==> design.v <==
module segdec(input logic [3:0] in, output logic [6:0] out);
	always_comb
	begin
		case (in)
			4'b0000 :
				out = 7'b0111111;  
			4'b0001 :
				out = 7'b0000110;  
			4'b0010 :
				out = 7'b1011011;  
			4'b0011 :
				out = 7'b1001111;  
			4'b0100 :
				out = 7'b1100110;  
			4'b0101 :
				out = 7'b1101101;  
			4'b0110 :
				out = 7'b1111100;  
			4'b0111 :
				out = 7'b0000111;  
			4'b1000 :
				out = 7'b1111111;  
			4'b1001 :
				out = 7'b1100111;  
			4'b1010 :
				out = 7'b1000000;
			default :
				out = 7'b0000000;
    		endcase
	end
endmodule
module bin_to_bcd(input logic [7:0] in, output logic [3:0][6:0] disp);
logic[3:0] sign_num, units, tens, hundreds;
logic[7:0] num;
logic sign;
always_comb
begin
	sign = in[$high(in)];
	if(sign)  
		num = 0 - in;
	else
		num = in;
	hundreds = num / 100;
	num = num - (hundreds)*100;  
	tens = num / 10;
	num = num - (tens)*10;  
	units = num;
end
always_comb
	if(sign)
		sign_num = 4'hA;
	else
		sign_num = 4'hF;
segdec signdec
(
	.in(sign_num),
	.out(disp[3])
);
segdec hundreddec
(
	.in(hundreds),
	.out(disp[2])
);
segdec tendec
(
	.in(tens),
	.out(disp[1])
);
segdec unitdec
(
	.in(units),
	.out(disp[0])
);
endmodule
module debounce #(parameter int COUNT=500000) (input logic clk, signal_in, output logic signal_out);
logic prev_signal;
int unsigned cnt;
always_ff @(posedge clk)
begin
	if(prev_signal != signal_in)
	begin
		cnt <= 0;  
	end
	else if(cnt >= COUNT)
	begin
		cnt <= 0;  
		signal_out <= signal_in;
	end
	else
	begin
		cnt <= cnt +1;
	end
	prev_signal <= signal_in;
end
endmodule
module read_sm(input logic clk, reset_n, handshake, run, output logic read, done);
enum {HALT, WAIT_1, WAIT_0, DONE} state;
always_ff @(posedge clk, negedge reset_n)
begin
	if(!reset_n)
	begin
		state <= HALT;
		read <= 0;
	end
	else
	begin
		read <= 0;
		unique case(state)
			HALT : if(run) state <= WAIT_1;
			WAIT_1 :
			begin
				if(handshake)
				begin
					state <= WAIT_0;
					read <= '1;  
				end
			end
			WAIT_0 : if(!handshake) state <= DONE;
			DONE : state <= HALT;
		endcase
	end
end
always_comb
	if(state == DONE)
		done = 1;
	else
		done = 0;
endmodule
module sm(input logic clk, input logic [10-1:0] SW, input logic [8-1:0] re_res, im_res, output logic [8-1:0] LED, output logic [8-1:0] re_a, im_a, re_q, im_q);
typedef enum {REAL_A, IMAG_A, REAL_Q, IMAG_Q, DISP_REAL, DISP_IMAG} stateType;
stateType state;
logic reset_n;
logic handshake;
logic [8-1:0] data_in;
always_comb
begin
	reset_n = SW[$high(SW)];
	handshake = SW[$high(SW) -1];
	data_in =  SW[$high(SW) -2 : $low(SW)];
end
logic read_run, read_trigger, read_done;
read_sm re_sm0
(
	.clk(clk),
	.reset_n(reset_n),
	.handshake(handshake),
	.run(read_run),
	.read(read_trigger),
	.done(read_done)
);
always_comb
	read_run = (state == REAL_A) || (state == IMAG_A) || (state == REAL_Q) || (state == IMAG_Q);
always_ff @(posedge clk, negedge reset_n)
begin
	if(!reset_n)
		state <= REAL_A;
	else
	begin
		unique case(state)
			REAL_A: if(read_done) state <= IMAG_A;
			IMAG_A: if(read_done) state <= REAL_Q;
			REAL_Q: if(read_done) state <= IMAG_Q;
			IMAG_Q: if(read_done) state <= DISP_REAL;
			DISP_REAL : if(handshake == 1) state <= DISP_IMAG;
			DISP_IMAG : if(handshake == 0) state <= REAL_A;
		endcase
	end
end
always_ff @(posedge clk)
begin
	if(read_trigger)
	begin
		unique case(state)
			REAL_A: re_a <= data_in;
			IMAG_A: im_a <= data_in;
			REAL_Q: re_q <= data_in;
			IMAG_Q: im_q <= data_in;
			default: ;
		endcase
	end
end
always_comb
begin
	if(state == DISP_REAL)
		LED = re_res;
	else if(state == DISP_IMAG)
		LED = im_res;
	else
		LED = '0;
end
endmodule
module mult(input logic signed [(2*8 -1)-1:0] re_x, im_x, re_y, im_y, output logic signed [2*(2*8 -1)-1:0] re_z, im_z);
logic signed [(2*8 -1)-1:0] a,b,c,d;
always_comb
begin
	a = re_x;
	b = im_x;
	c = re_y;
	d = im_y;
end
logic signed [2*(2*8 -1)-1:0] ac, bd, ad, bc;
always_comb
begin
	ac = a*c;
	bd = b*d;
	ad = a*d;
	bc = b*c;
	re_z = ac - bd;
	im_z = ad + bc;
end
endmodule
module cmplx_mult(
input logic clk,
input logic [10-1:0] switches,
output logic [8-1:0] LED,
output logic [6:0] HEX0,
output logic [6:0] HEX1,
output logic [6:0] HEX2,
output logic [6:0] HEX3,
output logic [6:0] HEX4,
output logic [6:0] HEX5,
output logic [6:0] HEX6,
output logic [6:0] HEX7);
logic [8-1:0] re_a, im_a, re_q, im_q;
logic [8-1:0] re_res, im_res;
logic [10-1:0] SW;
always_comb
	SW[$high(SW)-2:$low(SW)] = switches[$high(switches)-2:$low(switches)];
debounce #(.COUNT(1000)) db0
(
	.clk(clk),
	.signal_in(switches[$high(switches)]),
	.signal_out(SW[$high(SW)])
);
debounce #(.COUNT(1000)) db1
(
	.clk(clk),
	.signal_in(switches[$high(switches)-1]),
	.signal_out(SW[$high(SW)-1])
);
sm sm0 (.*);
logic signed [(2*8 -1)-1:0] re_x, im_x, re_y, im_y;
logic signed [2*(2*8 -1)-1:0] re_z, im_z;
localparam INPUT_SHIFT = (2*8 -1) - 8;
localparam OUTPUT_LOW = 2*INPUT_SHIFT -1;
localparam OUTPUT_HIGH = OUTPUT_LOW + 8 -1;
always_comb
begin
	re_x = $signed(re_a);
	im_x = $signed(im_a);
	re_y = $signed(re_q) << INPUT_SHIFT;
	im_y = $signed(im_q) << INPUT_SHIFT;
	re_res = re_z[OUTPUT_HIGH : OUTPUT_LOW];
	im_res = im_z[OUTPUT_HIGH : OUTPUT_LOW];
end
mult mult0
(.*);
logic [3:0][6:0] sw_hex;
always_comb
begin
	HEX0 = ~ sw_hex[0];  
	HEX1 = ~ sw_hex[1];  
	HEX2 = ~ sw_hex[2];  
	HEX3 = ~ sw_hex[3];  
end
bin_to_bcd sw_disp
(
	.in(SW[7:0]),
	.disp(sw_hex)
);
logic [3:0][6:0] led_hex;
always_comb
begin
	HEX4 = ~ led_hex[0];  
	HEX5 = ~ led_hex[1];  
	HEX6 = ~ led_hex[2];  
	HEX7 = ~ led_hex[3];  
end
bin_to_bcd led_disp
(
	.in(LED),
	.disp(led_hex)
);
endmodule
==> run.sh <==
#!/bin/bash
# the make line also repeats each setting of config.mk as NAME=value (left out here)
make -C /OpenROAD-flow-scripts/flow DESIGN_CONFIG=/design/flow/config.mk WORK_HOME=/design/flow/orfs CLKGATE_MAP_FILE= finish
==> config.mk <==
export PLATFORM = sky130hd
export DESIGN_NAME = cmplx_mult
export DESIGN_NICKNAME = cmplx_mult
export VERILOG_FILES = /design/flow/design.v
export SDC_FILE = /design/flow/constraint.sdc
export NUM_CORES = 4
export LEC_CHECK = 0
export ABC_AREA = 1
export CAP_MARGIN = 20
export CELL_PAD_IN_SITES_DETAIL_PLACEMENT = 1
export CELL_PAD_IN_SITES_GLOBAL_PLACEMENT = 1
export CORE_ASPECT_RATIO = 1.13
export CORE_MARGIN = 2
export CORE_UTILIZATION = 40
export CTS_CLUSTER_DIAMETER = 132
export MAX_ROUTING_LAYER = met4
export PLACE_DENSITY_LB_ADDON = 0.18
export SLEW_MARGIN = 0
==> constraint.sdc <==
create_clock -name core_clock -period 20.0 [get_ports {clk}]
set_input_delay 4.0000 -clock core_clock [delete_from_list [all_inputs] [get_ports {clk}]]
set_output_delay 4.0000 -clock core_clock [all_outputs]
set_load 0.01 [all_outputs]
==> metrics.yaml, run 1 <==
status: "timing/DRC/antenna clean"
yosysTopAreaCell: "fa_1"
clkLatencyLatePin_ns: 0.35
seq_area_frac_synth_pct: 15.5
cts_root_buf: "clkbuf_16"
worstSetupEndpoint: "HEX4[2]"
fin_ws_ns: 2.56
wl_per_cell_um: 14.9
whs_ns: 0.198
via_per_inst: 4.76
warning_count: 53
slew_headroom_pct: 40.2
postRouteAntennaNets: 0
yosysTopAreaCellShare_pct: 23.2
reg2reg_to: "db1.cnt[3]$_SDFF_PP0_"
aoi_share_pct: 5.26
clk_pin_slew_ns: 0.07
cp.buffers_inverters: 16
max_freq_ghz: 0.0573
post_cts_resized: 0
cts_inserted_buffers: 9
grt_pass1_vias: 15200
routabilityCongestion: 0.838
pin_count: 75
crit_family: "adder cells"
hp-class: "register to async pin"
cts_max_level: 3
cap_violations: 0
clockBufferDepth: 2
grt_overflow_total: 0
ys_top_cells_by_area: "fa_1 (23%), inv_1 (15%), ha_1 (13%)"
crit_path_max_incr_delay_ns: 0.88
ys_sh_mux_pct: 0
ys_cells: 2325
grt_pass1_wl_um: 73800
simple_gate_area_share_pct: 22.3
rows: 80
initial_core_util_pct: 40.2
ys_chip_area_mm2: 0.0169
finalHoldViolCount: 0
min_period_ns: 17.44
ys_async_sr_fraction_pct: 9.91
fin_crit_sh_pct: 87.2
synthTopLogicFamily: "adder cells"
crit_cells: 73
arrival_ns: 13.44
post-route-util_pct: 43.7
cts_hold_buf: 0
crit_path_max_fanout: 18
synth_cell_types: 53
ys.flops: 111
slew_violations: 0
synth_top_cell_by_count: "inv_1"
ys_sh_adder_pct: 36.3
core-area_mm2: 0.0419
grt_antenna_before_repair: 0
rr_startpoint: "db1.cnt[15]$_SDFF_PP0_"
required_ns: 16.00
top_cells_by_count: "inv_1 (676), nand2_1 (562), fa_1 (196)"
first_pass_iters: 5
max_slew.worst_pin.slew_ns: 0.893
rsz0062_at_grt: "false"
ys_sh_xor_pct: 3.37
antennaDiodeCount: 0
skew_ns: 0.00976
cts_tree: "done"
die_w_um: 197
die_h_um: 222
routed_wl_um: 43700
path_class: "register to output pin"
critical_path.most_common_cell: "inv_1"
cp-startpoint: "sm0.re_q[5]$_DFFE_PP_"
cpMaxStageDelayCell: "edfxtp_1"
cts_setup_buffers: 0
worstSetupStartpointType: "register"
netlist_instances: 2325
dp_slack_ns: 2.87
ys_warn_count: 7
io_buffers: 60
synth.cell_area_mm2: 0.0169
flop_cell: "dfxtp_1"
syn_avg_cell_area_um2: 7.26
setup_viol_count_final: 0
grt_max_degree: 20
edf_count: 34
r2r_slack_ns: 18.27
drc: 0
fp.dieArea_mm2: 0.0439
dp_hpwl_um: 37400
endpoint_kind: "output pin"
fin_tns_setup_ns: 0
rr_worst_depth: 5
layout.nets: 2770
grt_util_all_layers_pct: 21.4
cts.sinks: 111
vias: 13900
drtIter0Drc: 433
area_delta_synth_final_pct: 8.61
## layout make-up
class / instances / area [um2]
clock buffer: 10 / 229
sequential: 111 / 2620
fill: 5396 / 23600
timing repair buffer: 60 / 601
clock inverter: 6 / 70.1
multi-input combinational: 1519 / 11600
inverter: 686 / 2580
tap: 533 / 667
## metrics by stage
stage	cell area (um2)	instances
finish	18300	2925
detailed placement	18000	2909
global route	18300	2925
global placement	18000	2909
floorplan	17100	2381
CTS	18300	2925
## metal layers
layer	share of wire, %	vias up	global-route usage, %
met3	1.4	32	1.20
met1	42	6872	24.1
met2	55	130	41.3
met4	1.6	0	4.54
met5	0	-	-
li1	-	6880	-
==> run 2: changes to the inputs <==
CORE_ASPECT_RATIO = 0.92   (was 1.13)
MIN_ROUTING_LAYER = met2   (was default)
TNS_END_PERCENT = 5   (was default)
clock period = 11.0 ns   (was 20.0 ns; I/O delays follow)
==> run 2 against run 1 <==
Effect of this change: the layout now fails its checks (negative setup slack); clock skew is essentially flat; register-to-register slack lost 9.1 ns; setup slack lost 4.8 ns; die area is essentially flat; final area grew 22%; wire length grew 25%; critical endpoint is now HEX4[6]; flip-flop count is the same; utilization grew 9.9 points; hold slack gained 0.043 ns.
==> metrics.yaml, run 2 <==
netlist_instances: 2325
simple_gate_area_share_pct: 22.3
crit_cells: 76
synth_cell_types: 53
layout.nets: 3183
synthTopLogicFamily: "adder cells"
grt_util_all_layers_pct: 39.5
cts_max_level: 3
crit_family: "adder cells"
cp-startpoint: "sm0.re_q[1]$_DFFE_PP_"
first_pass_iters: 6
rr_worst_depth: 5
wl_per_cell_um: 16.2
ys.flops: 111
drc: 0
clk_pin_slew_ns: 0.08
cts_inserted_buffers: 9
cp.buffers_inverters: 20
ys_sh_xor_pct: 3.37
routabilityCongestion: 0.902
path_class: "register to output pin"
worstSetupEndpoint: "HEX4[6]"
crit_path_max_fanout: 6
pin_count: 75
cts_hold_buf: 0
routed_wl_um: 54600
ys_chip_area_mm2: 0.0169
yosysTopAreaCellShare_pct: 23.2
seq_area_frac_synth_pct: 15.5
required_ns: 8.80
aoi_share_pct: 5.26
dp_hpwl_um: 44000
antennaDiodeCount: 0
endpoint_kind: "output pin"
slew_violations: 0
drtIter0Drc: 3073
yosysTopAreaCell: "fa_1"
postRouteAntennaNets: 0
min_period_ns: 13.21
cpMaxStageDelayCell: "fa_1"
ys_sh_mux_pct: 0
status: "complete, but fails checks"
r2r_slack_ns: 9.15
clkLatencyLatePin_ns: 0.37
critical_path.most_common_cell: "inv_1"
failed_checks: "negative setup slack"
top_cells_by_count: "inv_1 (676), nand2_1 (562), fa_1 (196)"
edf_count: 34
die_w_um: 218
clockBufferDepth: 2
rr_startpoint: "db1.cnt[19]$_SDFF_PP0_"
ys_sh_adder_pct: 36.3
cts_tree: "done"
flop_cell: "dfxtp_1"
fin_tns_setup_ns: -32.26
grt_pass1_vias: 25600
fin_ws_ns: -2.21
crit_path_max_incr_delay_ns: 0.54
reg2reg_to: "db1.cnt[4]$_SDFF_PP0_"
warning_count: 56
worstSetupStartpointType: "register"
grt_antenna_before_repair: 0
slew_headroom_pct: 28.0
fin_crit_sh_pct: 120
setup_viol_count_final: 21
syn_avg_cell_area_um2: 7.26
max_slew.worst_pin.slew_ns: 1.08
ys_async_sr_fraction_pct: 9.91
via_per_inst: 6.52
max_freq_ghz: 0.0757
synth_top_cell_by_count: "inv_1"
cts.sinks: 111
grt_max_degree: 21
die_h_um: 201
arrival_ns: 11.01
skew_ns: 0.0102
ys_cells: 2325
grt_overflow_total: 0
fillerInstances: 5331
rows: 72
post-route-util_pct: 53.6
ys_top_cells_by_area: "fa_1 (23%), inv_1 (15%), ha_1 (13%)"
synth.cell_area_mm2: 0.0169
area_delta_synth_final_pct: 32.8
rsz0062_at_grt: "true"
vias: 21900
cts_root_buf: "clkbuf_16"
whs_ns: 0.241
cap_violations: 0
finalHoldViolCount: 0
hp-class: "register to async pin"
stdcell_area_mm2: 0.0224
ys_warn_count: 7
io_buffers: 60
placed_area_mm2: 0.0210
initial_core_util_pct: 40.4
core-area_mm2: 0.0418
fp.dieArea_mm2: 0.0439
grt_pass1_wl_um: 88500
[run 2: what timing repair did]
item,in CTS,in global routing
setup endpoints to repair,28,33
resized,172,51
hold endpoints to repair,0,0
setup buffers,50,6
pin swaps,97,39
[run 2: area by class of cell]
cell class                      instances  area [um2]  share of cell area (%)
Multi-Input combinational cell       1519       12400                    55.5
Timing Repair Buffer                  473        3770                    16.8
Tap cell                              555         694                    3.10
Clock inverter                          6        60.1                   0.268
Sequential cell                       111        2620                    11.7
Inverter                              686        2600                    11.6
Clock buffer                           10         239                    1.07
[run 2: stage by stage]
step / setup WS [ns] / instances
finish: -2.21 / 3360
global route: -2.95 / 3360
CTS: -1.93 / 3354
detailed placement: -2.57 / 3291
global placement: -2.21 / 3291
floorplan: -1.20 / 2381
[run 2: layer usage]
| metal | up-vias | GRT usage (%) | wire length, um |
|---|---|---|---|
| met5 | - | - | 0 |
| li1 | 7690 | - | - |
| met1 | 8117 | - | 0 |
| met4 | 0 | 5.90 | 4180 |
| met2 | 5603 | 48.3 | 30300 |
| met3 | 507 | 48.8 | 20100 |
==> run 3: changes to the inputs <==
ABC_AREA = default   (was 1)
CELL_PAD_IN_SITES_DETAIL_PLACEMENT = default   (was 1)
CELL_PAD_IN_SITES_GLOBAL_PLACEMENT = default   (was 1)
CORE_ASPECT_RATIO = default   (was 0.92)
CORE_MARGIN = 4   (was 2)
CORE_UTILIZATION = 38   (was 40)
CTS_CLUSTER_DIAMETER = default   (was 132)
GPL_TIMING_DRIVEN = 1   (was default)
MIN_ROUTING_LAYER = default   (was met2)
PLACE_DENSITY_LB_ADDON = 0.0   (was 0.18)
SETUP_SLACK_MARGIN = 4.69   (was default)
SLEW_MARGIN = 20   (was 0)
TNS_END_PERCENT = default   (was 5)
clock period = 15.7 ns   (was 11.0 ns; I/O delays follow)
==> run 3 against run 2 <==
Effect of this change: the run now finishes clean; global-route usage fell by 20 points; utilization down 4.0 points; clock skew down 0.0012 ns; area after synthesis shrank 4.9%; first-iteration DRC count fell by 85%; wire length fell by 24%; sequential share of layout area increased by 0.94 points; largest cell class unchanged.
==> metrics.yaml, run 3 <==
cts_root_buf: "clkbuf_16"
finalHoldViolCount: 0
ys_cells: 1785
initial_core_util_pct: 38.3
clkLatencyLatePin_ns: 0.35
cts_max_level: 3
r2r_slack_ns: 13.84
fin_ws_ns: 0.753
rows: 75
warning_count: 56
grt_util_all_layers_pct: 19.2
grt_pass1_wl_um: 68000
path_class: "register to output pin"
drc: 0
arrival_ns: 11.81
cts_inserted_buffers: 9
fp.dieArea_mm2: 0.0456
critical_path.most_common_cell: "ha_4"
top_cells_by_count: "inv_1 (357), fa_1 (196), and2_1 (181)"
routabilityCongestion: 0.831
postRouteAntennaNets: 0
crit_path_max_incr_delay_ns: 0.57
grt_pass1_vias: 12900
rsz0062_at_grt: "true"
required_ns: 12.56
hp-class: "register to async pin"
cts.sinks: 111
die_w_um: 213
status: "timing/DRC/antenna clean"
endpoint_kind: "output pin"
core-area_mm2: 0.0419
ys_sh_mux_pct: 1.04
cpMaxStageDelayCell: "fa_1"
cp-startpoint: "sm0.re_a[3]$_DFFE_PP_"
grt_max_degree: 23
routed_wl_um: 41600
ys_async_sr_fraction_pct: 9.91
edf_count: 34
slew_violations: 0
crit_family: "adder cells"
aoi_share_pct: 10.3
crit_cells: 53
fin_crit_sh_pct: 95.2
grt_antenna_before_repair: 1
yosysTopAreaCell: "fa_1"
skew_ns: 0.00905
drtIter0Drc: 469
dp_hpwl_um: 33200
cap_violations: 0
crit_path_max_fanout: 7
ys_chip_area_mm2: 0.0160
ys_top_cells_by_area: "fa_1 (24%), ha_1 (14%), inv_1 (8.4%)"
rr_worst_depth: 6
cts_hold_buf: 0
slew_headroom_pct: 44.0
clk_pin_slew_ns: 0.08
fin_tns_setup_ns: 0
max_freq_ghz: 0.0669
ys.flops: 111
reg2reg_to: "db1.cnt[2]$_SDFF_PP0_"
synth.cell_area_mm2: 0.0160
grt_overflow_total: 0
netlist_instances: 1785
area_delta_synth_final_pct: 29.4
die_h_um: 213
clockBufferDepth: 2
first_pass_iters: 5
ys_sh_adder_pct: 38.4
vias: 12300
worstSetupEndpoint: "HEX4[0]"
worstSetupStartpointType: "register"
io_buffers: 60
cp.buffers_inverters: 5
ys_sh_xor_pct: 6.77
fillerInstances: 4029
synth_cell_types: 86
syn_avg_cell_area_um2: 8.99
simple_gate_area_share_pct: 16.7
yosysTopAreaCellShare_pct: 24.5
setup_viol_count_final: 0
pin_count: 75
synth_top_cell_by_count: "inv_1"
seq_area_frac_synth_pct: 16.3
max_slew.worst_pin.slew_ns: 0.827
flop_cell: "dfxtp_1"
wl_per_cell_um: 16.0
via_per_inst: 4.74
layout.nets: 2439
ys_warn_count: 7
synthTopLogicFamily: "adder cells"
dp_slack_ns: 0.0144
rr_startpoint: "db1.cnt[15]$_SDFF_PP0_"
min_period_ns: 14.95
cts_tree: "done"
[run 3: through the flow]
step / hold WS [ns] / cells / cell area [um2] / util [%]
final: 0.186 / 2601 / 20800 / 49.6
after global routing: 0.232 / 2601 / 20800 / 49.6
after CTS: 0.209 / 2564 / 20000 / 47.7
after detailed placement: 0.205 / 2434 / 18300 / 43.7
after global placement: 0.204 / 2434 / 18300 / 43.7
after floorplan: 0.142 / 1841 / 17000 / -
[run 3: metal layers]
metal | vias up | track usage (%) | wire [um]
met5 | - | - | 0
met4 | 0 | 2.74 | 696
met3 | 28 | 1.49 | 934
met2 | 113 | 31.5 | 19700
met1 | 6046 | 26.8 | 20200
li1 | 6139 | - | -
[run 3: cell type report]
class | instances | area [um2] | share of cell area [%]
multi-input combinational | 1309 | 13500 | 65.2
sequential | 111 | 2620 | 12.6
timing repair buffer | 267 | 2220 | 10.7
inverter | 358 | 1400 | 6.74
clock buffer | 9 | 225 | 1.08
clock inverter | 7 | 85.1 | 0.410
tap | 539 | 674 | 3.25
antenna | 1 | 2.50 | 0.0121
[run 3: repair_timing]
action,in CTS,in global routing
resized,297,123
setup buffers,113,36
pin swaps,83,39
cloned,1,0
setup endpoints to repair,33,33
==> run 4: changes to the inputs <==
ABC_AREA = 0   (was default)
CAP_MARGIN = 25   (was 20)
CELL_PAD_IN_SITES_GLOBAL_PLACEMENT = 1   (was default)
CORE_ASPECT_RATIO = 1.37   (was default)
CORE_MARGIN = 10   (was 4)
CTS_CLUSTER_SIZE = 44   (was default)
GPL_ROUTABILITY_DRIVEN = 0   (was default)
GPL_TIMING_DRIVEN = 0   (was 1)
MAX_ROUTING_LAYER = met5   (was met4)
MIN_ROUTING_LAYER = met2   (was default)
PLACE_DENSITY_LB_ADDON = 0.29   (was 0.0)
SETUP_SLACK_MARGIN = 0.42   (was 4.69)
TNS_END_PERCENT = 5   (was default)
clock period = 18.8 ns   (was 15.7 ns; I/O delays follow)
==> run 4 against run 3 <==
Effect of this change: largest cell class unchanged; setup slack improved by 0.16 ns; critical path depth up 6; clock-buffer cell count is 1 higher.
==> metrics.yaml, run 4 <==
drc: 0
syn_avg_cell_area_um2: 8.99
dp_slack_ns: 0.400
via_per_inst: 6.71
synth_cell_types: 86
hp-class: "register to async pin"
max_freq_ghz: 0.0559
grt_antenna_before_repair: 1
ys_sh_adder_pct: 38.4
cap_violations: 0
r2r_slack_ns: 17.01
layout.nets: 2337
path_class: "register to output pin"
first_pass_iters: 8
warning_count: 55
die_h_um: 261
fin_crit_sh_pct: 95.2
pin_count: 75
clkLatencyLatePin_ns: 0.34
grt_util_all_layers_pct: 25.5
cts_tree: "done"
postRouteAntennaNets: 0
ys_warn_count: 7
aoi_share_pct: 10.3
setup_viol_count_final: 0
required_ns: 15.04
ys_top_cells_by_area: "fa_1 (24%), ha_1 (14%), inv_1 (8.4%)"
simple_gate_area_share_pct: 16.7
fin_ws_ns: 0.908
flop_cell: "dfxtp_1"
critical_path.most_common_cell: "ha_1"
crit_family: "adder cells"
synthTopLogicFamily: "adder cells"
area_delta_synth_final_pct: 13.8
clockBufferDepth: 2
routed_wl_um: 43400
drtIter0Drc: 2527
skew_ns: 0.0101
whs_ns: 0.182
worstSetupEndpoint: "HEX4[0]"
ys_async_sr_fraction_pct: 9.91
top_cells_by_count: "inv_1 (357), fa_1 (196), and2_1 (181)"
rr_startpoint: "db0.cnt[22]$_SDFF_PP0_"
grt_pass1_wl_um: 67900
ys_sh_mux_pct: 1.04
fp.dieArea_mm2: 0.0509
ys_chip_area_mm2: 0.0160
max_slew.worst_pin.slew_ns: 0.890
dp_hpwl_um: 33700
crit_path_max_incr_delay_ns: 0.58
core-area_mm2: 0.0420
crit_cells: 59
reg2reg_to: "db0.cnt[5]$_SDFF_PP0_"
wl_per_cell_um: 17.3
cts_max_level: 3
cts.sinks: 111
arrival_ns: 14.13
worstSetupStartpointType: "register"
netlist_instances: 1785
crit_path_max_fanout: 10
grt_overflow_total: 0
status: "timing/DRC/antenna clean"
cts_root_buf: "clkbuf_16"
cp.buffers_inverters: 10
initial_core_util_pct: 38.3
finalHoldViolCount: 0
ys.flops: 111
edf_count: 34
endpoint_kind: "output pin"
slew_violations: 0
rr_worst_depth: 6
ys_cells: 1785
cts_inserted_buffers: 9
rows: 88
die_w_um: 196
slew_headroom_pct: 39.8
yosysTopAreaCellShare_pct: 24.5
fin_tns_setup_ns: 0
vias: 16800
rsz0062_at_grt: "true"
grt_pass1_vias: 18400
cp-startpoint: "sm0.im_a[2]$_DFFE_PP_"
synth_top_cell_by_count: "inv_1"
clk_pin_slew_ns: 0.08
min_period_ns: 17.89
ys_sh_xor_pct: 6.77
seq_area_frac_synth_pct: 16.3
io_buffers: 60
yosysTopAreaCell: "fa_1"
grt_max_degree: 21
cpMaxStageDelayCell: "clkdlybuf4s50_1"
synth.cell_area_mm2: 0.0160
run 4: layout make-up:
type	instances	area (um2)
Multi-Input combinational cell	1309	12100
Timing Repair Buffer	102	918
Antenna cell	7	17.5
Sequential cell	111	2620
Tap cell	540	676
Buffer	63	354
Fill cell	4163	23700
Clock buffer	10	229
Clock inverter	6	56.3
Inverter	358	1340
run 4: stage by stage:
step	utilization, %	cell area (um2)	instances
finish	43.5	18300	2506
global route	43.5	18200	2499
detailed placement	41.8	17500	2441
global placement	41.8	17500	2441
floorplan	-	16300	1841
CTS	42.6	17900	2460
run 4: routing by layer:
| metal | track usage [%] | wire length, um | vias to the layer above |
|---|---|---|---|
| li1 | - | - | 5919 |
| met1 | - | 0 | 6347 |
| met2 | 32.8 | 23500 | 4174 |
| met3 | 31.9 | 15600 | 372 |
| met4 | 3.91 | 4110 | 12 |
| met5 | 2.04 | 241 | - |
run 4: repair_timing:
item | in CTS | in global routing
endpoints found under the setup margin | 7 | 14
hold buffers | 0 | 0
pin swaps | 0 | 2
setup buffers | 3 | 39
resized | 15 | 56
==> run 5: changes to the inputs <==
ABC_AREA = 1   (was 0)
CAP_MARGIN = 20   (was 25)
CELL_PAD_IN_SITES_GLOBAL_PLACEMENT = default   (was 1)
CORE_ASPECT_RATIO = default   (was 1.37)
CORE_MARGIN = 2   (was 10)
CORE_UTILIZATION = 69   (was 38)
CTS_CLUSTER_SIZE = default   (was 44)
GPL_ROUTABILITY_DRIVEN = default   (was 0)
GPL_TIMING_DRIVEN = default   (was 0)
MAX_ROUTING_LAYER = default   (was met5)
MIN_ROUTING_LAYER = default   (was met2)
PLACE_DENSITY = 0.6   (was default)
PLACE_DENSITY_LB_ADDON = default   (was 0.29)
SETUP_SLACK_MARGIN = default   (was 0.42)
TNS_END_PERCENT = default   (was 5)
clock period = 28.5 ns   (was 18.8 ns; I/O delays follow)
==> run 5 against run 4 <==
Effect of this change: sequential share of layout area rose by 0.14 points; via count is 18% lower; non-clock buffer count decreased by 102; setup slack gained 7.5 ns; flip-flop count stayed put; first-iteration DRC count decreased by 65%; register-to-register slack better by 9.6 ns; synthesized cell count is 30% higher; area after synthesis grew 5.2%; largest cell class unchanged.
==> metrics.yaml, run 5 <==
pin_count: 75
cts_max_level: 3
clkLatencyLatePin_ns: 0.35
placed_area_mm2: 0.0178
path_class: "primary input to output pin"
grt_use_met2_pct: 54.2
rr_worst_depth: 5
critical_path.most_common_cell: "inv_1"
max_freq_ghz: 0.0498
flop_cell: "dfxtp_1"
skew_ns: 0.0119
cts_root_buf: "clkbuf_16"
cts_hold_buf: 0
core-area_mm2: 0.0242
rows: 57
die_h_um: 160
fin_tns_setup_ns: 0
layout.nets: 2773
vias: 13900
cts.sinks: 111
setup_viol_count_final: 0
postRouteAntennaNets: 0
yosysTopAreaCell: "fa_1"
area_delta_synth_final_pct: 7.15
syn_avg_cell_area_um2: 7.26
grt_pass1_wl_um: 64500
cap_violations: 0
antennaDiodeCount: 0
worstSetupStartpointType: "primary input"
fp.dieArea_mm2: 0.0257
reg2reg_to: "db1.cnt[3]$_SDFF_PP0_"
worstSetupEndpoint: "HEX0[5]"
wl_per_cell_um: 13.9
cts_tree: "done"
crit_cells: 52
grt_overflow_total: 0
required_ns: 22.80
fillerInstances: 1930
die_w_um: 160
ys_sh_xor_pct: 3.37
netlist_instances: 2325
ys.flops: 111
grt_max_degree: 21
crit_family: "simple AND/OR/NAND/NOR gates"
simple_gate_area_share_pct: 22.3
ys_top_cells_by_area: "fa_1 (23%), inv_1 (15%), ha_1 (13%)"
ys_chip_area_mm2: 0.0169
drc: 0
finalHoldViolCount: 0
clk_pin_slew_ns: 0.08
grt_busiest_layer: "met2"
fin_crit_sh_pct: 70.5
rsz0062_at_grt: "false"
post_cts_resized: 0
yosysTopAreaCellShare_pct: 23.2
top_cells_by_count: "inv_1 (676), nand2_1 (562), fa_1 (196)"
first_pass_iters: 7
arrival_ns: 14.39
endpoint_kind: "output pin"
aoi_share_pct: 5.26
synthTopLogicFamily: "adder cells"
grt_util_all_layers_pct: 30.6
cpMaxStageDelayCell: "clkdlybuf4s50_1"
drtIter0Drc: 881
status: "timing/DRC/antenna clean"
grt_use_met3_pct: 3.41
rr_startpoint: "db1.cnt[15]$_SDFF_PP0_"
crit_path_max_fanout: 10
slew_headroom_pct: 35.5
ys_cells: 2325
routabilityCongestion: 0.891
hp-class: "register to async pin"
initial_core_util_pct: 69.8
stdcell_area_mm2: 0.0181
r2r_slack_ns: 26.66
synth_cell_types: 53
slew_violations: 0
grt_antenna_before_repair: 0
warning_count: 55
io_buffers: 60
ys_sh_mux_pct: 0
dp_hpwl_um: 30400
cts_inserted_buffers: 9
via_per_inst: 5.10
grt_pass1_vias: 14000
clockBufferDepth: 2
crit_path_max_incr_delay_ns: 0.59
seq_area_frac_synth_pct: 15.5
edf_count: 34
cp-startpoint: "switches[0]"
max_slew.worst_pin.slew_ns: 0.968
min_period_ns: 20.09
ys_warn_count: 7
ys_sh_adder_pct: 36.3
cts_setup_buffers: 0
ys_async_sr_fraction_pct: 9.91
routed_wl_um: 37700
grt_use_met1_pct: 38.9
cp.buffers_inverters: 15
synth_top_cell_by_count: "inv_1"
synth.cell_area_mm2: 0.0169
## run 5: metrics by stage
step	instances	utilization, %	hold slack, ns	setup slack (ns)
2_1_floorplan	2381	-	0.142	10.80
3_3_place_gp	2703	73.6	0.246	8.95
3_5_place_dp	2703	73.6	0.242	8.61
4_1_cts	2719	74.8	0.248	8.46
5_1_grt	2719	74.8	0.266	7.62
6_report	2719	74.8	0.244	8.41
## run 5: final cells by class
cell class                 count  area (um2)  area share, %
inverter                     686        2580           14.3
clock inverter                 6        62.6          0.346
timing repair buffer          63         623           3.45
clock buffer                  10         229           1.27
multi-input combinational   1519       11600           63.9
sequential                   111        2620           14.5
tap                          324         405           2.24
## run 5: metal layers
| metal | up-vias | part of all wire [%] | wire [um] |
|---|---|---|---|
| met2 | 417 | 49 | 18300 |
| met4 | 0 | 3.9 | 1480 |
| met3 | 96 | 6.0 | 2250 |
| met1 | 6466 | 42 | 15700 |
| met5 | - | 0 | 0 |
| li1 | 6900 | - | - |
==> run 6: changes to the inputs <==
CORE_MARGIN = 3   (was 2)
CORE_UTILIZATION = 38   (was 69)
GPL_TIMING_DRIVEN = 0   (was default)
MAX_ROUTING_LAYER = met5   (was default)
PLACE_DENSITY = default   (was 0.6)
PLACE_DENSITY_LB_ADDON = 0.29   (was default)
SETUP_SLACK_MARGIN = 4.69   (was default)
clock period = 15.7 ns   (was 28.5 ns; I/O delays follow)
==> run 6 against run 5 <==
Effect of this change: still clean on timing, DRC and antenna; die area up 83%; global-route usage fell by 11 points; final area is 22% higher; clock skew down 0.0049 ns; final cell count increased by 18%; flip-flop count did not move; clock-buffer cell count is the same; critical path type is now register to output pin; critical endpoint is now HEX4[5]; highest routed layer unchanged.
==> metrics.yaml, run 6 <==
cts_max_level: 3
cts_inserted_buffers: 9
cap_violations: 0
ys_cells: 2325
grt_util_all_layers_pct: 19.5
crit_cells: 74
seq_area_frac_synth_pct: 15.5
rsz0062_at_grt: "true"
slew_headroom_pct: 35.0
ys.flops: 111
rr_startpoint: "db1.cnt[29]$_SDFF_PP0_"
io_buffers: 60
min_period_ns: 14.25
pin_count: 75
path_class: "register to output pin"
routed_wl_um: 45500
edf_count: 34
fin_crit_sh_pct: 90.8
ys_async_sr_fraction_pct: 9.91
max_freq_ghz: 0.0702
required_ns: 12.56
syn_avg_cell_area_um2: 7.26
arrival_ns: 11.11
drtIter0Drc: 752
vias: 15100
slew_violations: 0
area_delta_synth_final_pct: 30.5
critical_path.most_common_cell: "buf_4"
grt_pass1_wl_um: 74700
cts_hold_buf: 0
aoi_share_pct: 5.26
top_cells_by_count: "inv_1 (676), nand2_1 (562), fa_1 (196)"
routabilityCongestion: 0.925
max_slew.worst_pin.slew_ns: 0.972
dp_hpwl_um: 34900
fillerInstances: 4142
ys_sh_mux_pct: 0
ys_chip_area_mm2: 0.0169
whs_ns: 0.231
layout.nets: 2994
synth_cell_types: 53
r2r_slack_ns: 14.03
clockBufferDepth: 2
comb_area_mm2: 0.0131
grt_pass1_vias: 15500
crit_path_max_incr_delay_ns: 0.54
grt_max_degree: 20
worstSetupStartpointType: "register"
synth.cell_area_mm2: 0.0169
via_per_inst: 4.71
grt_use_met3_pct: 2.72
grt_overflow_total: 0
grt_busiest_layer: "met2"
simple_gate_area_share_pct: 22.3
die_w_um: 217
crit_family: "adder cells"
clkLatencyLatePin_ns: 0.35
fin_tns_setup_ns: 0
grt_use_met1_pct: 24.2
drc: 0
clk_pin_slew_ns: 0.07
antennaDiodeCount: 0
yosysTopAreaCell: "fa_1"
die_h_um: 217
ys_warn_count: 7
wl_per_cell_um: 14.2
hp-class: "register to async pin"
first_pass_iters: 5
yosysTopAreaCellShare_pct: 23.2
post-route-util_pct: 50.7
fp.dieArea_mm2: 0.0470
setup_viol_count_final: 0
ys_sh_adder_pct: 36.3
ys_top_cells_by_area: "fa_1 (23%), inv_1 (15%), ha_1 (13%)"
cp.buffers_inverters: 24
reg2reg_to: "db1.cnt[4]$_SDFF_PP0_"
core-area_mm2: 0.0435
worstSetupEndpoint: "HEX4[5]"
synth_top_cell_by_count: "inv_1"
cts_tree: "done"
cts.sinks: 111
grt_antenna_before_repair: 0
skew_ns: 0.00698
endpoint_kind: "output pin"
cts_root_buf: "clkbuf_16"
cp-startpoint: "sm0.re_a[3]$_DFFE_PP_"
rows: 76
synthTopLogicFamily: "adder cells"
initial_core_util_pct: 38.8
rr_worst_depth: 5
ff_latch_area_mm2: 0.00262
finalHoldViolCount: 0
cpMaxStageDelayCell: "edfxtp_1"
postRouteAntennaNets: 0
ys_sh_xor_pct: 3.37
warning_count: 56
grt_use_met2_pct: 34.7
netlist_instances: 2325
status: "timing/DRC/antenna clean"
flop_cell: "dfxtp_1"
crit_path_max_fanout: 5
run 6: final cells by class:
cell class,count,area share [%]
multi-input combinational,1519,59.4
timing repair buffer,219,8.55
inverter,686,12.1
tap,585,3.32
clock buffer,10,1.09
sequential,111,11.9
clock inverter,6,0.233
buffer,65,3.45
run 6: metrics by stage:
step / instances / setup slack (ns) / cell area [um2]
3_3_place_gp: 3026 / 0.329 / 19100
4_1_cts: 3176 / 1.59 / 21300
6_report: 3201 / 1.45 / 22000
2_1_floorplan: 2381 / 2.56 / 17700
5_1_grt: 3201 / 0.856 / 22000
3_5_place_dp: 3026 / 0.155 / 19100
run 6: layer usage:
| layer | vias up | part of all wire [%] |
|---|---|---|
| met4 | 0 | 4.2 |
| met3 | 104 | 5.9 |
| met2 | 378 | 49 |
| li1 | 7350 | - |
| met5 | - | 0 |
| met1 | 7243 | 41 |
run 6: repair_timing:
item,in CTS,in global routing
buffers inserted,133,25
gates cloned,1,0
pin swaps,118,93
endpoints found under the setup margin,34,34
resized,389,135
==> run 7: changes to the inputs <==
CAP_MARGIN = 15   (was 20)
CELL_PAD_IN_SITES_DETAIL_PLACEMENT = 1   (was default)
CELL_PAD_IN_SITES_GLOBAL_PLACEMENT = 1   (was default)
CORE_ASPECT_RATIO = 1.36   (was default)
CORE_MARGIN = 5   (was 3)
CORE_UTILIZATION = 53   (was 38)
CTS_CLUSTER_SIZE = 70   (was default)
GPL_TIMING_DRIVEN = 1   (was 0)
HOLD_SLACK_MARGIN = 0.21   (was default)
MIN_ROUTING_LAYER = met2   (was default)
PLACE_DENSITY = 0.6   (was default)
PLACE_DENSITY_LB_ADDON = default   (was 0.29)
SETUP_SLACK_MARGIN = -1.01   (was 4.69)
SLEW_MARGIN = 5   (was 20)
clock period = 10.9 ns   (was 15.7 ns; I/O delays follow)
==> run 7 against run 6 <==
Effect of this change: the run now fails in 4_1_cts; die area shrank 24%; synthesized cell count is the same; area after synthesis is the same.
==> metrics.yaml, run 7 <==
ys_async_sr_fraction_pct: 9.91
core-area_mm2: 0.0316
die_w_um: 163
syn_avg_cell_area_um2: 7.26
status: "stopped before the end"
flop_cell: "dfxtp_1"
yosysTopAreaCellShare_pct: 23.2
edf_count: 34
yosysTopAreaCell: "fa_1"
simple_gate_area_share_pct: 22.3
ys_sh_mux_pct: 0
synth.cell_area_mm2: 0.0169
die_h_um: 218
synth_top_cell_by_count: "inv_1"
ys_sh_adder_pct: 36.3
pin_count: 75
ys.flops: 111
lastStage: "4_1_cts"
ys_cells: 2325
ys_sh_xor_pct: 3.37
rows: 76
dp_hpwl_um: 55800
aoi_share_pct: 5.26
netlist_instances: 2325
io_buffers: 60
synthTopLogicFamily: "adder cells"
ys_chip_area_mm2: 0.0169
seq_area_frac_synth_pct: 15.5
ys_warn_count: 7
firstError: "[ERROR DPL-0033] detailed placement checks failed during check placement."
ys_top_cells_by_area: "fa_1 (23%), inv_1 (15%), ha_1 (13%)"
fp.dieArea_mm2: 0.0356
top_cells_by_count: "inv_1 (676), nand2_1 (562), fa_1 (196)"
synth_cell_types: 53
initial_core_util_pct: 53.5
routabilityCongestion: 0.977
-- run 7: per-stage QoR --
stage	utilization, %	worst slack, ns	instance area, um2	hold WS (ns)	std cells
floorplan	-	-1.28	17500	0.142	2381
detailed placement	65.7	-3.11	20700	0.227	3147
global placement	65.7	-2.10	20700	0.184	3147
==> run 8: changes to the inputs <==
CAP_MARGIN = 20   (was 15)
CELL_PAD_IN_SITES_DETAIL_PLACEMENT = default   (was 1)
CELL_PAD_IN_SITES_GLOBAL_PLACEMENT = default   (was 1)
CORE_ASPECT_RATIO = default   (was 1.36)
CORE_MARGIN = 2   (was 5)
CORE_UTILIZATION = 72   (was 53)
CTS_CLUSTER_DIAMETER = 231   (was default)
CTS_CLUSTER_SIZE = 33   (was 70)
HOLD_SLACK_MARGIN = default   (was 0.21)
MAX_ROUTING_LAYER = met4   (was met5)
MIN_ROUTING_LAYER = default   (was met2)
PLACE_DENSITY = default   (was 0.6)
PLACE_DENSITY_LB_ADDON = 0.09   (was default)
SETUP_SLACK_MARGIN = 3.48   (was -1.01)
SLEW_MARGIN = 20   (was 5)
TNS_END_PERCENT = 5   (was default)
clock period = 12.0 ns   (was 10.9 ns; I/O delays follow)
==> run 8 against run 7 <==
Effect of this change: the flow stops in 5_1_grt; area after synthesis stayed put; synthesized cell count stayed put; die area is 31% lower.
==> metrics.yaml, run 8 <==
dp_hpwl_um: 38900
ys_async_sr_fraction_pct: 9.91
die_h_um: 157
ys_warn_count: 7
yosysTopAreaCellShare_pct: 23.2
ys_sh_xor_pct: 3.37
ys.flops: 111
routabilityCongestion: 1.01
cts_root_buf: "clkbuf_16"
io_buffers: 60
synthTopLogicFamily: "adder cells"
synth.cell_area_mm2: 0.0169
synth_cell_types: 53
aoi_share_pct: 5.26
initial_core_util_pct: 72.6
flop_cell: "dfxtp_1"
core-area_mm2: 0.0233
cts.sinks: 111
simple_gate_area_share_pct: 22.3
seq_area_frac_synth_pct: 15.5
fp.dieArea_mm2: 0.0247
clockBufferDepth: 2
grt_overflow_total: 6
die_w_um: 157
firstError: "[ERROR GRT-0232] Routing congestion too high. Check the congestion heatmap in the GUI."
cts_max_level: 3
synth_top_cell_by_count: "inv_1"
dp_slack_ns: -1.54
lastStage: "5_1_grt"
ys_chip_area_mm2: 0.0169
ys_top_cells_by_area: "fa_1 (23%), inv_1 (15%), ha_1 (13%)"
pin_count: 75
rows: 56
grt_util_all_layers_pct: 63.3
status: "stopped before the end"
yosysTopAreaCell: "fa_1"
netlist_instances: 2325
edf_count: 34
ys_cells: 2325
syn_avg_cell_area_um2: 7.26
top_cells_by_count: "inv_1 (676), nand2_1 (562), fa_1 (196)"
ys_sh_adder_pct: 36.3
cts_inserted_buffers: 9
ys_sh_mux_pct: 0
==> run 8: per-layer routing <==
metal,overflow,GRT usage (%)
met1,0,61.4
met2,1,84.6
met3,1,41.6
met4,4,57.9
met5,-,-
==> run 8: through the flow <==
| stage | instances | instance area (um2) |
|---|---|---|
| 4_1_cts | 3041 | 21100 |
| 3_5_place_dp | 2990 | 20300 |
| 3_3_place_gp | 2990 | 20300 |
| 2_1_floorplan | 2381 | 17500 |
==> run 8: repair_timing <==
item                                    4_1_cts
setup buffers                                35
hold buffers                                  0
resized                                     153
endpoints found under the setup margin       40
pin swaps                                    66
==> run 9: changes to the inputs <==
ABC_AREA = default   (was 1)
CAP_MARGIN = 30   (was 20)
CORE_UTILIZATION = 28   (was 72)
CTS_CLUSTER_DIAMETER = default   (was 231)
CTS_CLUSTER_SIZE = default   (was 33)
GPL_ROUTABILITY_DRIVEN = 1   (was default)
MAX_ROUTING_LAYER = met5   (was met4)
PLACE_DENSITY_LB_ADDON = 0.25   (was 0.09)
SETUP_SLACK_MARGIN = default   (was 3.48)
SLEW_MARGIN = 5   (was 20)
TNS_END_PERCENT = default   (was 5)
clock period = 26.7 ns   (was 12.0 ns; I/O delays follow)
==> run 9 against run 8 <==
Effect of this change: the run now finishes clean; die area rose by 140%; area after synthesis fell by 4.9%; synthesized cell count fell by 23%.
==> metrics.yaml, run 9 <==
worstSetupEndpoint: "HEX0[5]"
cts_hold_buf: 0
r2r_slack_ns: 24.88
cts.sinks: 111
top_cells_by_count: "inv_1 (357), fa_1 (196), and2_1 (181)"
crit_cells: 37
crit_path_max_incr_delay_ns: 0.69
rr_startpoint: "db1.cnt[27]$_SDFF_PP0_"
skew_ns: 0.0113
dp_hpwl_um: 29400
flop_cell: "dfxtp_1"
ys.flops: 111
crit_path_max_fanout: 11
initial_core_util_pct: 28.4
ys_cells: 1785
ys_chip_area_mm2: 0.0160
edf_count: 34
hp-class: "register to async pin"
cts_root_buf: "clkbuf_16"
cp-startpoint: "switches[0]"
cts_setup_buffers: 0
ys_top_cells_by_area: "fa_1 (24%), ha_1 (14%), inv_1 (8.4%)"
crit_family: "simple AND/OR/NAND/NOR gates"
layout.nets: 2239
slew_violations: 0
fp.dieArea_mm2: 0.0592
ys_sh_adder_pct: 38.4
grt_pass1_wl_um: 61300
worstSetupStartpointType: "primary input"
path_class: "primary input to output pin"
comb_area_mm2: 0.0120
fin_tns_setup_ns: 0
min_period_ns: 21.20
yosysTopAreaCellShare_pct: 24.5
cts_inserted_buffers: 9
ff_latch_area_mm2: 0.00262
clockBufferDepth: 2
reg2reg_to: "db1.cnt[0]$_SDFF_PP0_"
cts_max_level: 3
wl_per_cell_um: 14.0
stdcell_area_mm2: 0.0179
first_pass_iters: 6
io_buffers: 60
grt_util_all_layers_pct: 12.6
synthTopLogicFamily: "adder cells"
warning_count: 53
synth.cell_area_mm2: 0.0160
grt_antenna_before_repair: 0
aoi_share_pct: 10.3
slew_headroom_pct: 37.2
area_delta_synth_final_pct: 11.4
clk_pin_slew_ns: 0.08
die_h_um: 243
cpMaxStageDelayCell: "xor2_1"
setup_viol_count_final: 0
drc: 0
netlist_instances: 1785
arrival_ns: 15.86
grt_max_degree: 21
cp.buffers_inverters: 6
pin_count: 75
synth_cell_types: 86
routed_wl_um: 36600
fillerInstances: 5898
rows: 87
seq_area_frac_synth_pct: 16.3
finalHoldViolCount: 0
rr_worst_depth: 6
ys_warn_count: 7
vias: 11700
yosysTopAreaCell: "fa_1"
ys_async_sr_fraction_pct: 9.91
max_freq_ghz: 0.0472
fin_crit_sh_pct: 79.4
drtIter0Drc: 579
ys_sh_mux_pct: 1.04
routabilityCongestion: 0.813
endpoint_kind: "output pin"
clkLatencyLatePin_ns: 0.34
syn_avg_cell_area_um2: 8.99
via_per_inst: 4.46
cts_tree: "done"
grt_overflow_total: 0
required_ns: 21.36
die_w_um: 243
antennaDiodeCount: 0
rsz0062_at_grt: "false"
simple_gate_area_share_pct: 16.7
status: "timing/DRC/antenna clean"
placed_area_mm2: 0.0175
critical_path.most_common_cell: "ha_1"
grt_pass1_vias: 12100
ys_sh_xor_pct: 6.77
cap_violations: 0
synth_top_cell_by_count: "inv_1"
core-area_mm2: 0.0565
postRouteAntennaNets: 0
post_cts_resized: 0
max_slew.worst_pin.slew_ns: 0.927
[run 9: metal layers]
metal,wire [um],up-vias,GRT usage (%)
met1,17700,5694,17.2
met2,17300,192,22.0
met3,913,30,0.826
met4,654,0,2.69
li1,-,5754,-
met5,0,-,0
[run 9: cell type report]
class / instances / area share [%]
well taps: 756 / 5.29
repair buffers: 67 / 3.64
clock inverters: 6 / 0.469
multi-input cells: 1309 / 67.0
clock buffers: 10 / 1.40
flip-flops and latches: 111 / 14.7
inverters: 358 / 7.52
[run 9: stage by stage]
step | util [%] | cells | hold WS [ns] | worst slack, ns
after floorplan | - | 1841 | 0.142 | 8.01
after global placement | 31.0 | 2599 | 0.219 | 5.65
after detailed placement | 31.0 | 2599 | 0.223 | 5.29
after CTS | 31.6 | 2615 | 0.243 | 5.26
after global routing | 31.6 | 2617 | 0.269 | 4.60
final | 31.6 | 2617 | 0.214 | 5.50
==> run 10: changes to the inputs <==
ABC_AREA = 1   (was default)
CAP_MARGIN = 20   (was 30)
CORE_UTILIZATION = 72   (was 28)
CTS_CLUSTER_DIAMETER = 231   (was default)
CTS_CLUSTER_SIZE = 33   (was default)
GPL_ROUTABILITY_DRIVEN = default   (was 1)
HOLD_SLACK_MARGIN = 0.29   (was default)
MAX_ROUTING_LAYER = met4   (was met5)
PLACE_DENSITY_LB_ADDON = 0.19   (was 0.25)
SETUP_SLACK_MARGIN = -0.71   (was default)
SLEW_MARGIN = 40   (was 5)
TNS_END_PERCENT = 100   (was default)
clock period = 12.5 ns   (was 26.7 ns; I/O delays follow)
==> run 10 against run 9 <==
Effect of this change: now fails the layout checks on negative setup slack; first-iteration DRC count grew to 4.6 times the previous value; critical path depth grew 38; hold slack gained 0.19 ns; non-clock buffer count grew 333; flip-flop count is the same; critical endpoint is now HEX4[5]; register-to-register slack lost 14 ns; global-route usage grew 29 points; utilization grew 60 points; sequential share of layout area shrank 2.4 points; largest cell class unchanged.
==> metrics.yaml, run 10 <==
ys_cells: 2325
ys_sh_mux_pct: 0
fin_tns_setup_ns: -34.92
fin_cells: 3054
crit_cells: 75
worstSetupEndpoint: "HEX4[5]"
synth_top_cell_by_count: "inv_1"
finalHoldViolCount: 0
flop_cell: "dfxtp_1"
max_freq_ghz: 0.0699
dp_hpwl_um: 38000
grt_max_degree: 23
reg2reg_to: "db1.cnt[4]$_SDFF_PP0_"
status: "complete, but fails checks"
grt_pass1_wl_um: 78600
ys_sh_adder_pct: 36.3
grt_util_all_layers_pct: 41.8
ys_chip_area_mm2: 0.0169
clockBufferDepth: 2
fin_crit_sh_pct: 114
crit_family: "adder cells"
wl_per_cell_um: 20.1
routabilityCongestion: 1.02
aoi_share_pct: 5.26
critical_path.most_common_cell: "nand2_2"
arrival_ns: 11.81
io_buffers: 60
skew_ns: 0.0134
netlist_instances: 2325
crit_path_max_fanout: 4
endpoint_kind: "output pin"
clkLatencyLatePin_ns: 0.37
failed_checks: "negative setup slack"
via_per_inst: 5.95
syn_avg_cell_area_um2: 7.26
vias: 18200
ys_warn_count: 7
ys.flops: 111
grt_overflow_total: 0
postRouteAntennaNets: 0
core-area_mm2: 0.0233
place_inst: 2986
crit_path_max_incr_delay_ns: 0.61
seq_area_frac_synth_pct: 15.5
grt_pass1_vias: 16800
path_class: "register to output pin"
synthTopLogicFamily: "adder cells"
cts_inserted_buffers: 9
cts.sinks: 111
clk_pin_slew_ns: 0.10
drc: 0
setup_viol_count_final: 28
edf_count: 34
area_delta_synth_final_pct: 26.6
r2r_slack_ns: 10.56
drtIter0Drc: 2660
die_h_um: 157
warning_count: 55
first_pass_iters: 8
worstSetupStartpointType: "register"
rr_startpoint: "db1.cnt[23]$_SDFF_PP0_"
post-route-util_pct: 91.9
max_slew.worst_pin.slew_ns: 0.914
yosysTopAreaCellShare_pct: 23.2
rsz0062_at_grt: "true"
fin_ws_ns: -1.81
simple_gate_area_share_pct: 22.3
cp.buffers_inverters: 19
top_cells_by_count: "inv_1 (676), nand2_1 (562), fa_1 (196)"
hp-class: "register to async pin"
synth.cell_area_mm2: 0.0169
cts_tree: "done"
cts_max_level: 3
pin_count: 75
ys_async_sr_fraction_pct: 9.91
cts_root_buf: "clkbuf_16"
rows: 56
synth_cell_types: 53
cap_violations: 0
min_period_ns: 14.31
initial_core_util_pct: 72.6
grt_antenna_before_repair: 2
die_w_um: 157
cpMaxStageDelayCell: "fa_1"
rr_worst_depth: 5
ys_sh_xor_pct: 3.37
routed_wl_um: 61400
fp.dieArea_mm2: 0.0247
ys_top_cells_by_area: "fa_1 (23%), inv_1 (15%), ha_1 (13%)"
layout.nets: 3111
required_ns: 10.00
yosysTopAreaCell: "fa_1"
slew_violations: 0
slew_headroom_pct: 38.8
cp-startpoint: "sm0.im_a[0]$_DFFE_PP_"
[run 10: cell type report]
class                           count  area (um2)
Sequential cell                   111        2620
Inverter                          686        2590
Fill cell                         947        1900
Multi-Input combinational cell   1520       12300
Antenna cell                        2        5.00
Clock buffer                        9         225
Timing Repair Buffer              400        3150
Tap cell                          319         399
Clock inverter                      7         105
[run 10: layer usage]
layer	global-route usage (%)	part of all wire, %	vias up
met5	-	0	-
met4	25.7	11	0
met3	6.64	12	674
met2	72.6	46	1637
met1	45.0	31	8264
li1	-	-	7594
[run 10: stage by stage]
step | cell area, um2 | hold slack [ns] | worst slack, ns
floorplan | 17100 | 0.142 | -0.700
finish | 21400 | 0.407 | -1.81
detailed placement | 20000 | 0.259 | -1.66
global route | 21400 | 0.419 | -2.43
global placement | 20000 | 0.244 | -1.11
CTS | 20600 | 0.376 | -1.10
[run 10: repair_timing]
action,CTS,global route
pin swaps,28,95
cloned,0,1
resized,81,155
endpoints found under the setup margin,14,21
hold buffers,1,0
setup buffers,21,33
endpoints found under the hold margin,9,0
==> run 11: changes to the inputs <==
CORE_UTILIZATION = 62   (was 72)
CTS_CLUSTER_DIAMETER = default   (was 231)
CTS_CLUSTER_SIZE = 97   (was 33)
GPL_TIMING_DRIVEN = default   (was 1)
HOLD_SLACK_MARGIN = default   (was 0.29)
MAX_ROUTING_LAYER = default   (was met4)
PLACE_DENSITY = 0.6   (was default)
PLACE_DENSITY_LB_ADDON = default   (was 0.19)
SETUP_SLACK_MARGIN = default   (was -0.71)
SLEW_MARGIN = 20   (was 40)
TNS_END_PERCENT = default   (was 100)
clock period = 12.9 ns   (was 12.5 ns; I/O delays follow)
==> run 11 against run 10 <==
Effect of this change: the layout still fails its checks (negative setup slack); critical path depth is 4 lower; final area is 2.2% higher; utilization is 11 points lower; global-route usage is 9.4 points lower; critical path type unchanged; critical endpoint is now HEX4[0]; largest cell class unchanged.
==> metrics.yaml, run 11 <==
crit_cells: 71
antennaDiodeCount: 0
core-area_mm2: 0.0269
die_w_um: 169
placed_area_mm2: 0.0200
synth_cell_types: 53
syn_avg_cell_area_um2: 7.26
cpMaxStageDelayCell: "fa_1"
finalHoldViolCount: 0
hp-class: "register to async pin"
worstSetupEndpoint: "HEX4[0]"
yosysTopAreaCellShare_pct: 23.2
drc: 0
synthTopLogicFamily: "adder cells"
vias: 15800
edf_count: 34
skew_ns: 0.0138
slew_headroom_pct: 23.1
cp-startpoint: "sm0.re_q[2]$_DFFE_PP_"
layout.nets: 3137
ys_top_cells_by_area: "fa_1 (23%), inv_1 (15%), ha_1 (13%)"
warning_count: 57
dp_hpwl_um: 36100
ys_async_sr_fraction_pct: 9.91
fin_ws_ns: -0.744
cts_tree: "done"
routabilityCongestion: 0.964
critical_path.most_common_cell: "inv_1"
routed_wl_um: 46200
seq_area_frac_synth_pct: 15.5
cts.sinks: 111
grt_pass1_wl_um: 73700
initial_core_util_pct: 62.8
first_pass_iters: 6
ys_sh_mux_pct: 0
worstSetupStartpointType: "register"
reg2reg_to: "db1.cnt[3]$_SDFF_PP0_"
ys_sh_adder_pct: 36.3
rr_worst_depth: 5
clockBufferDepth: 2
area_delta_synth_final_pct: 29.4
status: "complete, but fails checks"
wl_per_cell_um: 14.9
synth_top_cell_by_count: "inv_1"
rows: 60
clk_pin_slew_ns: 0.09
min_period_ns: 13.64
synth.cell_area_mm2: 0.0169
ys_warn_count: 7
pin_count: 75
required_ns: 10.32
fillerInstances: 1840
netlist_instances: 2325
crit_path_max_incr_delay_ns: 0.61
cp.buffers_inverters: 23
r2r_slack_ns: 11.05
crit_family: "adder cells"
grt_util_all_layers_pct: 32.4
endpoint_kind: "output pin"
slew_violations: 0
die_h_um: 169
simple_gate_area_share_pct: 22.3
ys_cells: 2325
ys_sh_xor_pct: 3.37
grt_antenna_before_repair: 0
grt_pass1_vias: 15700
cts_max_level: 3
grt_max_degree: 23
yosysTopAreaCell: "fa_1"
max_slew.worst_pin.slew_ns: 1.15
fin_crit_sh_pct: 106
rsz0062_at_grt: "true"
max_freq_ghz: 0.0733
cts_inserted_buffers: 9
ys.flops: 111
path_class: "register to output pin"
rr_startpoint: "db1.cnt[20]$_SDFF_PP0_"
via_per_inst: 5.09
clkLatencyLatePin_ns: 0.37
top_cells_by_count: "inv_1 (676), nand2_1 (562), fa_1 (196)"
arrival_ns: 11.06
cts_root_buf: "clkbuf_16"
cap_violations: 0
fp.dieArea_mm2: 0.0286
grt_overflow_total: 0
stdcell_area_mm2: 0.0218
io_buffers: 60
setup_viol_count_final: 14
flop_cell: "dfxtp_1"
drtIter0Drc: 962
crit_path_max_fanout: 6
failed_checks: "negative setup slack"
aoi_share_pct: 5.26
postRouteAntennaNets: 0
ys_chip_area_mm2: 0.0169
[run 11: area by class of cell]
cell class	instances	area, um2	share of cell area, %
Multi-Input combinational cell	1519	12400	56.9
Sequential cell	111	2620	12.0
Tap cell	341	427	1.95
Inverter	686	2590	11.9
Timing Repair Buffer	427	3470	15.9
Clock inverter	7	82.6	0.378
Clock buffer	9	225	1.03
[run 11: per-layer routing]
layer  vias up  track usage (%)  wire length, um
li1       7637                -                -
met1      7431             38.8            18200
met2       525             58.5            22800
met3       174             3.53             2480
met4         0             15.3             2670
met5         -                0                0
[run 11: repair_timing]
item | 4_1_cts | 5_1_grt
endpoints found under the setup margin | 21 | 21
hold buffers | 0 | 0
gates resized | 184 | 105
setup buffers | 71 | 16
pin swaps | 110 | 85
[run 11: through the flow]
stage	hold slack [ns]	cells	setup TNS [ns]	setup slack [ns]	utilization [%]
CTS	0.240	3086	-2.98	-0.405	79.5
floorplan	0.142	2381	0	0.0103	-
finish	0.217	3100	-6.91	-0.744	81.3
global placement	0.244	3000	-4.69	-0.651	74.5
detailed placement	0.246	3000	-10.67	-1.06	74.5
global route	0.266	3100	-14.79	-1.29	81.3
